Setup of red:
## simon2share
module simon2share(clk, data_ina, data_inb, data_rdy, cipher_out, Done);
input clk;
input data_ina, data_inb;
input [1:0] data_rdy;
output [127:0] cipher_out;
output reg Done;
reg [7:0] counter;
wire [63:0] keya, keyb;
always@(posedge clk)
begin
	if(data_rdy==0) begin
		counter <= 0;
	end
	else if(data_rdy ==3) begin			
		counter <= counter + 1;
	end
end
always @(posedge clk) begin
	if(data_rdy == 3 && (counter == 135))
		Done <= 1;			
	else
		Done <= 0;
end
p_datapath mydatapath(.clk(clk), .counter(counter), 
							 .data_ina(data_ina), .data_inb(data_inb),
							 .data_rdy(data_rdy), 
							 .key_ina(keya), .key_inb(keyb), 
							 .cipher_out(cipher_out));
p_keysch10 mykeysch_a(.clk(clk), .counter(counter), 
							 .data_in(data_ina), .data_rdy(data_rdy), .key_out(keya));
p_keysch11 mykeysch_b(.clk(clk), .counter(counter), 
							 .data_in(data_inb), .data_rdy(data_rdy), .key_out(keyb));						 
endmodule
make LEC_CHECK=0 CAP_MARGIN=20 CORE_MARGIN=2 CORE_UTILIZATION=61 PLACE_DENSITY=0.6 SETUP_SLACK_MARGIN=0.51 SLEW_MARGIN=20 finish   # period 3.86 ns
run.sh (not shown) runs the stock make flow with config.mk's settings and CLKGATE_MAP_FILE=.
red finished every step from synthesis to the final layout, and the layout passed the timing, design-rule and antenna checks.
Setup changes, red to blue
# red
export LEC_CHECK = 0
export CAP_MARGIN = 20
export CORE_MARGIN = 2
export CORE_UTILIZATION = 61
export PLACE_DENSITY = 0.6
export SETUP_SLACK_MARGIN = 0.51
export SLEW_MARGIN = 20
create_clock -name core_clock -period 3.86 [get_ports {clk}]
# blue
export LEC_CHECK = 0
export CAP_MARGIN = 20
export CORE_MARGIN = 2
export CORE_UTILIZATION = 40
export PLACE_DENSITY = 0.6
export SLEW_MARGIN = 20
create_clock -name core_clock -period 4.5 [get_ports {clk}]
### Flow results
- Final weighted congestion in routability-driven placement is higher on red
- Power per unit of standard cell area shrinks by more than 10% when moving from red to blue.
- blue: full flow OK, the timing, design-rule and antenna checks passed
- Compared to red, blue has multi-input gate share of total cell area 0.40 points lower.
- Between blue and red, the cell count after placement is lower for red.
- Against red as the reference, blue delivers a lower initial cell density of the core.
- Diff red -> blue: global-route usage lower; worst setup slack -0.12 ns; routed wire length grew by 3.9%; critical path depth moved up; part of the total power dissipated in combinational logic now sits lower.
- Relative to red, placement row count increased by 20 in blue.
Here is what was changed in the inputs of green compared with blue.
# blue
export LEC_CHECK = 0
export CAP_MARGIN = 20
export CORE_MARGIN = 2
export CORE_UTILIZATION = 40
export PLACE_DENSITY = 0.6
export SLEW_MARGIN = 20
create_clock -name core_clock -period 4.5 [get_ports {clk}]
# green
export LEC_CHECK = 0
export ABC_AREA = 1
export CAP_MARGIN = 0
export CORE_MARGIN = 2
export CORE_UTILIZATION = 72
export CTS_CLUSTER_SIZE = 95
export PLACE_DENSITY = 0.6
export SETUP_SLACK_MARGIN = -0.12
export SLEW_MARGIN = 20
create_clock -name core_clock -period 2.19 [get_ports {clk}]
Results
green vs blue — global-route wire length before repair rose 18%.
For blue, the main combinational cell family by area after synthesis was XOR/XNOR gates, unlike green, where it was simple AND/OR/NAND/NOR gates.
Routability congestion estimate from global placement went up by more than 10% going from blue to green.
In green the implementation completed, yet the final layout does not meet the checks, the culprit being negative setup slack.
Looking at multi-input logic cell count, green sits above blue.
Slowest stage cell on the critical path: dfxtp_4 -> blue, dfxtp_2 -> green
Placed cell count for green: 318 up relative to blue
The following lists how orange was set up differently from green:
# green
export LEC_CHECK = 0
export ABC_AREA = 1
export CAP_MARGIN = 0
export CORE_MARGIN = 2
export CORE_UTILIZATION = 72
export CTS_CLUSTER_SIZE = 95
export PLACE_DENSITY = 0.6
export SETUP_SLACK_MARGIN = -0.12
export SLEW_MARGIN = 20
create_clock -name core_clock -period 2.19 [get_ports {clk}]
# orange
export LEC_CHECK = 0
export CAP_MARGIN = 20
export CORE_MARGIN = 2
export CORE_UTILIZATION = 72
export CTS_CLUSTER_SIZE = 50
export SLEW_MARGIN = 20
export TNS_END_PERCENT = 65
create_clock -name core_clock -period 2.53 [get_ports {clk}]
[summary]
For orange, the standard cell with the maximum stage delay on the critical path was dfxtp_4, unlike green, where it was dfxtp_2. Looking at cell area, orange sits 980 µm² lower than green does. orange had finished all stages when the layout checks came back failing, citing negative setup slack. | setup slack after layout | orange vs green | better |. Taking green as the reference, in orange synthesized-area fraction occupied by ao, oa, aoi and oai cells dropped 7.3 points; wire length dropped 12000 µm.
No activity file was given, so power comes from the tool's default toggle rates.
